Setup of v7:
// ml_demodulator
module ml_demodulator(
    i_clk,
    i_reset,
    i_trig,
    i_y_hat,
    i_r,
    i_rd_rdy,
    o_rd_vld,
    o_llr,
    o_hard_bit
);
input i_clk;
input i_reset;
input i_trig;
input [159:0] i_y_hat;
input [319:0] i_r;
input i_rd_rdy;
output o_rd_vld;
output [7:0] o_llr;
output o_hard_bit;
localparam IDLE = 0;
localparam R44_S = 4'd1;
localparam R33_S = 4'd2;
localparam R34_S = 4'd3;
localparam R22_S = 4'd4;
localparam BUF = 3'd1;
localparam CAL_AB = 3'd2;
localparam OUT = 3'd3;
localparam CAL_CD = 3'd4;
localparam CAL_EF = 3'd5;
localparam CAL_GH = 3'd6;
localparam COMPARE = 3'd7;
integer i, j, k, m, n, p, q;
wire       gclk1, gclk2, gclk3; 
wire [1:0] SQRT   = 2'b1_1;  
wire [39:0] r34, r23, r24, r12, r13, r14;
wire [19:0] r44, r33, r22, r11;
wire [39:0] y4, y3, y2, y1;
reg [9:0] r34_r_r, r24_r_r, r14_r_r, r23_r_r, r13_r_r, r12_r_r, r34_i_r, r24_i_r, r14_i_r, r23_i_r, r13_i_r, r12_i_r;
  ...
Size in the first run: ~490 I/O pins, about 64000 µm² of cells after synthesis.
Settings: LEC_CHECK=0, CAP_MARGIN=20, CORE_MARGIN=2, CORE_UTILIZATION=70, CTS_CLUSTER_SIZE=41, HOLD_SLACK_MARGIN=-0.1, SETUP_SLACK_MARGIN=-0.54, SLEW_MARGIN=20; clock period 8.51 ns.
run.sh (not shown) runs the stock make flow with config.mk's settings and CLKGATE_MAP_FILE=.
The flow completed for v7, but it is not clean: the layout still shows max-capacitance violations, max-slew violations, negative setup slack.
> inputs changed (v7 -> v45)
-- flow/config.mk --
<<< v7, line 8
export CAP_MARGIN = 20
export CORE_MARGIN = 2
export CORE_UTILIZATION = 70
export CTS_CLUSTER_SIZE = 41
export HOLD_SLACK_MARGIN = -0.1
export SETUP_SLACK_MARGIN = -0.54
export SLEW_MARGIN = 20
>>> v45, line 8
export CAP_MARGIN = 20
export CORE_MARGIN = 2
export CORE_UTILIZATION = 58
export PLACE_DENSITY = 0.6
export SLEW_MARGIN = 20
==> flow/constraint.sdc <==
create_clock -name core_clock -period 8.89 [get_ports {i_clk}]
set_input_delay 1.7780 -clock core_clock [delete_from_list [all_inputs] [get_ports {i_clk}]]
set_output_delay 1.7780 -clock core_clock [all_outputs]
set_load 0.01 [all_outputs]
Findings:
v45 finished all stages; however, its layout fails the closing checks, the failures being negative setup slack. The final worst hold slack of v45 and that of v7 are within noise of each other. The utilization of v45 falls short of that of v7 by 15 points. On max-slew headroom at the worst pin, v7 loses to v45. Compared with v7, in v45 maximum frequency saw an increase.
For v21, these inputs were changed with respect to v45:
-- flow/config.mk --
<<< v45, line 8
export CAP_MARGIN = 20
export CORE_MARGIN = 2
export CORE_UTILIZATION = 58
export PLACE_DENSITY = 0.6
export SLEW_MARGIN = 20
>>> v21, line 8
export CAP_MARGIN = 20
export CORE_MARGIN = 2
export CORE_UTILIZATION = 70
export CTS_CLUSTER_SIZE = 37
export SETUP_SLACK_MARGIN = 0.72
export SLEW_MARGIN = 20
==> flow/constraint.sdc <==
create_clock -name core_clock -period 4.57 [get_ports {i_clk}]
set_input_delay 0.9140 -clock core_clock [delete_from_list [all_inputs] [get_ports {i_clk}]]
set_output_delay 0.9140 -clock core_clock [all_outputs]
set_load 0.01 [all_outputs]
--- outcome ---
- Of the runs v45 and v21, none of them finished clean.
- v21 is listed as incomplete: the tool reported an error in global routing and the run ended there.
- The core utilization before placement of v21 exceeds that of v45 by 12 points.
- Per the comparison of v21 with v45, row count -11; post-detailed-placement cell area +about 10%; chip height -8.9%.
- Global placer's final weighted congestion of v21 exceeds that of v45 by a few percent.
- Compared with v45, v21 shows chip footprint lower by 19000 µm².

* * *

ml_demodulator again, from the RTL that the note above started with.
make LEC_CHECK=0 CAP_MARGIN=20 CORE_MARGIN=2 CORE_UTILIZATION=72 CTS_CLUSTER_DIAMETER=318 CTS_CLUSTER_SIZE=37 PLACE_DENSITY=0.35 SETUP_SLACK_MARGIN=1.3 SLEW_MARGIN=20 finish   # period 4.47 ns
The starting point ended with an error in 5_1_grt with GRT-0116.
Change:
--- a/flow/config.mk
+++ b/flow/config.mk
@@ -9,7 +9,4 @@
 export CORE_MARGIN = 2
-export CORE_UTILIZATION = 72
-export CTS_CLUSTER_DIAMETER = 318
-export CTS_CLUSTER_SIZE = 37
-export PLACE_DENSITY = 0.35
-export SETUP_SLACK_MARGIN = 1.3
+export CORE_UTILIZATION = 16
+export PLACE_DENSITY = 0.6
 export SLEW_MARGIN = 20
==> flow/constraint.sdc (replaced) <==
create_clock -name core_clock -period 11.8 [get_ports {i_clk}]
set_input_delay 2.3600 -clock core_clock [delete_from_list [all_inputs] [get_ports {i_clk}]]
set_output_delay 2.3600 -clock core_clock [all_outputs]
set_load 0.01 [all_outputs]
This time the run ran to the end with no violations.
Die area came out higher to 4.4 times its value.
Area after synthesis is unchanged.
Synthesized cell count does not change.
Change:
--- a/flow/config.mk
+++ b/flow/config.mk
@@ -7,5 +7,6 @@
 export LEC_CHECK = 0
-export CAP_MARGIN = 20
+export CAP_MARGIN = 0
 export CORE_MARGIN = 2
-export CORE_UTILIZATION = 16
+export CORE_UTILIZATION = 71
+export CTS_CLUSTER_SIZE = 34
 export PLACE_DENSITY = 0.6
==> flow/constraint.sdc (replaced) <==
create_clock -name core_clock -period 5.7 [get_ports {i_clk}]
set_input_delay 1.1400 -clock core_clock [delete_from_list [all_inputs] [get_ports {i_clk}]]
set_output_delay 1.1400 -clock core_clock [all_outputs]
set_load 0.01 [all_outputs]
What happened: This time the run ended with an error in 4_1_cts. Synthesized area is unchanged. Synthesized cell count does not change. Die area decreases by well over a third.
Change:
--- a/flow/config.mk
+++ b/flow/config.mk
@@ -7,7 +7,6 @@
 export LEC_CHECK = 0
-export CAP_MARGIN = 0
+export CAP_MARGIN = 20
 export CORE_MARGIN = 2
-export CORE_UTILIZATION = 71
-export CTS_CLUSTER_SIZE = 34
-export PLACE_DENSITY = 0.6
+export CORE_UTILIZATION = 70
+export SETUP_SLACK_MARGIN = -0.54
 export SLEW_MARGIN = 20
==> flow/constraint.sdc (replaced) <==
create_clock -name core_clock -period 9.44 [get_ports {i_clk}]
set_input_delay 1.8880 -clock core_clock [delete_from_list [all_inputs] [get_ports {i_clk}]]
set_output_delay 1.8880 -clock core_clock [all_outputs]
set_load 0.01 [all_outputs]
Outcome: This time the run completed, yet does not pass: negative setup slack. Area after synthesis does not change. Synthesized cell count stays the same. Die size increases by 1.4%.
Change:
--- a/flow/config.mk
+++ b/flow/config.mk
@@ -9,4 +9,6 @@
 export CORE_MARGIN = 2
-export CORE_UTILIZATION = 70
-export SETUP_SLACK_MARGIN = -0.54
+export CORE_UTILIZATION = 72
+export CTS_CLUSTER_SIZE = 41
+export HOLD_SLACK_MARGIN = -0.08
+export SETUP_SLACK_MARGIN = 2.77
 export SLEW_MARGIN = 20
The new run produced a layout that fails on negative setup slack.
Synthesized cell count stays the same.
Routed wire length increases by 14%.
Global-route usage increases by 4.0 points.
Sequential cell count is unchanged.
Worst hold slack got worse by 3.4 ps.
Non-clock buffer count decreases by 143.
Utilization increases by 4.9 points.
Area after synthesis is unchanged.
First-iteration DRC count increases by 31%.
Change:
--- a/flow/config.mk
+++ b/flow/config.mk
@@ -9,6 +9,3 @@
 export CORE_MARGIN = 2
-export CORE_UTILIZATION = 72
-export CTS_CLUSTER_SIZE = 41
-export HOLD_SLACK_MARGIN = -0.08
-export SETUP_SLACK_MARGIN = 2.77
+export CORE_UTILIZATION = 64
 export SLEW_MARGIN = 20
==> flow/constraint.sdc (replaced) <==
create_clock -name core_clock -period 4.57 [get_ports {i_clk}]
set_input_delay 0.9140 -clock core_clock [delete_from_list [all_inputs] [get_ports {i_clk}]]
set_output_delay 0.9140 -clock core_clock [all_outputs]
set_load 0.01 [all_outputs]
=> This time the run did not get past 5_1_grt on ODB-0269; die size rises by 12%; area after synthesis does not change; synthesized cell count is unchanged.

* * *

== JK ==
ml_demodulator again, from the RTL that the note above started with.
clock: 4.47 ns
lec_check: 0
cap_margin: 20
core_margin: 2
core_utilization: 70
cts_cluster_diameter: 318
cts_cluster_size: 37
setup_slack_margin: 1.3
slew_margin: 20
JK failed in global routing (5_1_grt) with GRT-0232.
The inputs of MS differ from those of JK as listed below.
- CORE_UTILIZATION now 44, was 70
- CTS_CLUSTER_DIAMETER no longer set, was 318
- PLACE_DENSITY now 0.6, previously not set
- CTS_CLUSTER_SIZE no longer set, was 37
- SETUP_SLACK_MARGIN no longer set, was 1.3
- the clock period (ns, I/O delays scaled along) now 10.7, was 4.47
Notes after the runs:
- Comparing MS and JK, the one run not ending clean was JK.
- JK terminated abnormally: global routing (5_1_grt) reported GRT-0232.
- Diff JK -> MS: die boundary width now sits higher, floorplan core density fell 26 points.
- JK → MS: post-CTS setup buffer count lower; worst slack at placement higher; die size higher; maximum level of the CTS H-tree higher.
- Between MS and JK, it is MS whose vertical die dimension is higher, by 79 um.
#### Input delta (AL over MS)
- SETUP_SLACK_MARGIN: unset -> -0.57
- PLACE_DENSITY: 0.6 -> unset
- CORE_UTILIZATION: 44 -> 66
- CTS_CLUSTER_SIZE: unset -> 43
- the clock period (ns, I/O delays scaled along): 10.7 -> 8.24
Findings:
- From MS to AL the numbers moved as follows: clock latency on the worst-skew pair stayed essentially flat, number of cells traversed by the worst register-to-register path fell by about 4.4%.
- AL ended up with a higher final clock period utilization by the worst path than MS did.
- AL: all stages done; final checks FAILED (setup timing).
- AL vs. MS: number of optimization iterations in the first detailed-route pass -2.
- Across both runs, final worst hold slack was higher for AL than for MS.
Setup changes, AL to TR
- SETUP_SLACK_MARGIN: -0.57 -> unset
- PLACE_DENSITY: unset -> 0.6
- MAX_ROUTING_LAYER: unset -> met4
- CORE_UTILIZATION: 66 -> 70
- CTS_CLUSTER_SIZE: 43 -> unset
- the clock period (ns, I/O delays scaled along): 8.24 -> 8.81
[summary]
- AL -> TR: number of different library cells in the post-synthesis netlist flat
- From AL to TR, mean instance size in the synthesized netlist did not move at all.
- Comparing AL against TR, there is no change at all in yosys stat cell total.
- Taking TR over AL, the total die size ratio works out to 0.944.
- Re post-synthesis sequential area ratio: no difference whatsoever between AL and TR.
- TR got as far as global routing (5_1_grt), where a tool error ended the run.
- TR against AL; HPWL reported at the end of detailed placement is up slightly.
- Diff AL -> TR | instance count after placement with tap cells included | decrease of 414

* * *

ml_demodulator again, from the RTL that the note above started with.
export LEC_CHECK = 0
export CAP_MARGIN = 20
export CORE_MARGIN = 2
export CORE_UTILIZATION = 69
export CTS_CLUSTER_DIAMETER = 34
export CTS_CLUSTER_SIZE = 43
export SETUP_SLACK_MARGIN = 2.46
export SLEW_MARGIN = 20
create_clock -name core_clock -period 8.24 [get_ports {i_clk}]
The starting point ended with an error in global routing (5_1_grt) (ODB-0269).
Change:
- CORE_UTILIZATION: 69 -> 72
- CTS_CLUSTER_DIAMETER: 34 -> not set
- HOLD_SLACK_MARGIN: not set -> -0.1
- MAX_ROUTING_LAYER: not set -> met4
- SETUP_SLACK_MARGIN: 2.46 -> -0.57
What happened:
- The new run never finished: it broke off in global routing (5_1_grt) with GRT-0183
- area after synthesis does not change
- die area went down by 4.1%
- synthesized cell count is unchanged
Change:
- CORE_UTILIZATION: 72 -> 66
- CTS_CLUSTER_DIAMETER: not set -> 95
- CTS_CLUSTER_SIZE: 43 -> not set
- HOLD_SLACK_MARGIN: -0.1 -> not set
- PLACE_DENSITY: not set -> 0.6
- SETUP_SLACK_MARGIN: -0.57 -> not set
- clock period: 8.24 -> 8.9 ns (I/O delays scaled with it)
What happened: The new run finished but fails on negative setup slack. Die area rose by about 9%. Area after synthesis stays the same. Synthesized cell count is unchanged.
Change:
- CORE_UTILIZATION: 66 -> 72
- CTS_CLUSTER_DIAMETER: 95 -> not set
- PLACE_DENSITY: 0.6 -> not set
- PLACE_DENSITY_LB_ADDON: not set -> 0.04
- SETUP_SLACK_MARGIN: not set -> 2.77
- clock period: 8.9 -> 9.97 ns (I/O delays scaled with it)
The changed run completed and failed the layout checks on negative setup slack; clock skew goes up by 0.011 ns; routed wire length came out higher by 5.6%; cell count fell by 7.3%; die area drops by 8.2%; first-iteration DRC count came out higher by 19%.
Change:
- CORE_UTILIZATION: 72 -> 40
- MAX_ROUTING_LAYER: met4 -> not set
- PLACE_DENSITY: not set -> 0.6
- PLACE_DENSITY_LB_ADDON: 0.04 -> not set
- SETUP_SLACK_MARGIN: 2.77 -> not set
- clock period: 9.97 -> 10.7 ns (I/O delays scaled with it)
=> The new run completed without violations. Cell area came out lower by about 4.3%. Critical path depth goes down by 8. Non-clock buffer count drops by 153. Area after synthesis does not change. Core utilization is lower by 40 points. Synthesized cell count does not change. Via count drops by about 13%. Fmax is higher by about 0.65%. Register-to-register slack improved by 0.80 ns.

* * *

ml_demodulator again, from the RTL that the note above started with.
==> flow/design.v (excerpt) <==
module ml_demodulator(
    i_clk,
    i_reset,
    i_trig,
    i_y_hat,
    i_r,
    i_rd_rdy,
    o_rd_vld,
    o_llr,
    o_hard_bit
);
input i_clk;
input i_reset;
input i_trig;
input [159:0] i_y_hat;
input [319:0] i_r;
input i_rd_rdy;
output o_rd_vld;
output [7:0] o_llr;
output o_hard_bit;
localparam IDLE = 0;
localparam R44_S = 4'd1;
localparam R33_S = 4'd2;
localparam R34_S = 4'd3;
localparam R22_S = 4'd4;
localparam BUF = 3'd1;
localparam CAL_AB = 3'd2;
localparam OUT = 3'd3;
localparam CAL_CD = 3'd4;
localparam CAL_EF = 3'd5;
localparam CAL_GH = 3'd6;
localparam COMPARE = 3'd7;
integer i, j, k, m, n, p, q;
wire       gclk1, gclk2, gclk3; 
wire [1:0] SQRT   = 2'b1_1;  
wire [39:0] r34, r23, r24, r12, r13, r14;
wire [19:0] r44, r33, r22, r11;
wire [39:0] y4, y3, y2, y1;
reg [9:0] r34_r_r, r24_r_r, r14_r_r, r23_r_r, r13_r_r, r12_r_r, r34_i_r, r24_i_r, r14_i_r, r23_i_r, r13_i_r, r12_i_r;
wire [9:0] r34_r_w, r24_r_w, r14_r_w, r23_r_w, r13_r_w, r12_r_w, r34_i_w, r24_i_w, r14_i_w, r23_i_w, r13_i_w, r12_i_w;
reg [9:0] r44_r_r, r33_r_r, r22_r_r, r11_r_r;
wire [9:0] r44_r_w, r33_r_w, r22_r_w, r11_r_w;
reg [7:0] y1_r_r, y2_r_r, y3_r_r, y4_r_r, y1_i_r, y2_i_r, y3_i_r, y4_i_r;
  ...
Settings: LEC_CHECK=0, CAP_MARGIN=5, CELL_PAD_IN_SITES_GLOBAL_PLACEMENT=1, CORE_MARGIN=7, CORE_UTILIZATION=23, GPL_ROUTABILITY_DRIVEN=0, HOLD_SLACK_MARGIN=0.11, MAX_ROUTING_LAYER=met4, PLACE_DENSITY=0.68, SETUP_SLACK_MARGIN=-0.57, SLEW_MARGIN=30, TNS_END_PERCENT=40; clock period 12.2 ns.
Edit:
Settings changed: CAP_MARGIN 5 to 20, CELL_PAD_IN_SITES_GLOBAL_PLACEMENT 1 to unset, CORE_MARGIN 7 to 2, CORE_UTILIZATION 23 to 72, GPL_ROUTABILITY_DRIVEN 0 to unset, HOLD_SLACK_MARGIN 0.11 to unset, MAX_ROUTING_LAYER met4 to unset, PLACE_DENSITY 0.68 to unset, SETUP_SLACK_MARGIN -0.57 to 2.77, SLEW_MARGIN 30 to 20, TNS_END_PERCENT 40 to unset.
Clock period 12.2 ns to 9.44 ns, I/O delays scaled along.
The new run finished with negative setup slack left.
Wire length rose by about 10%.
Non-clock buffer count is higher by 341.
Utilization rose by 60 points.
Area after synthesis is unchanged.
Critical path depth is higher by 8.
Synthesized cell count is unchanged.
Register-to-register slack gets worse by 1.3 ns.
Via count is higher by about 15%.
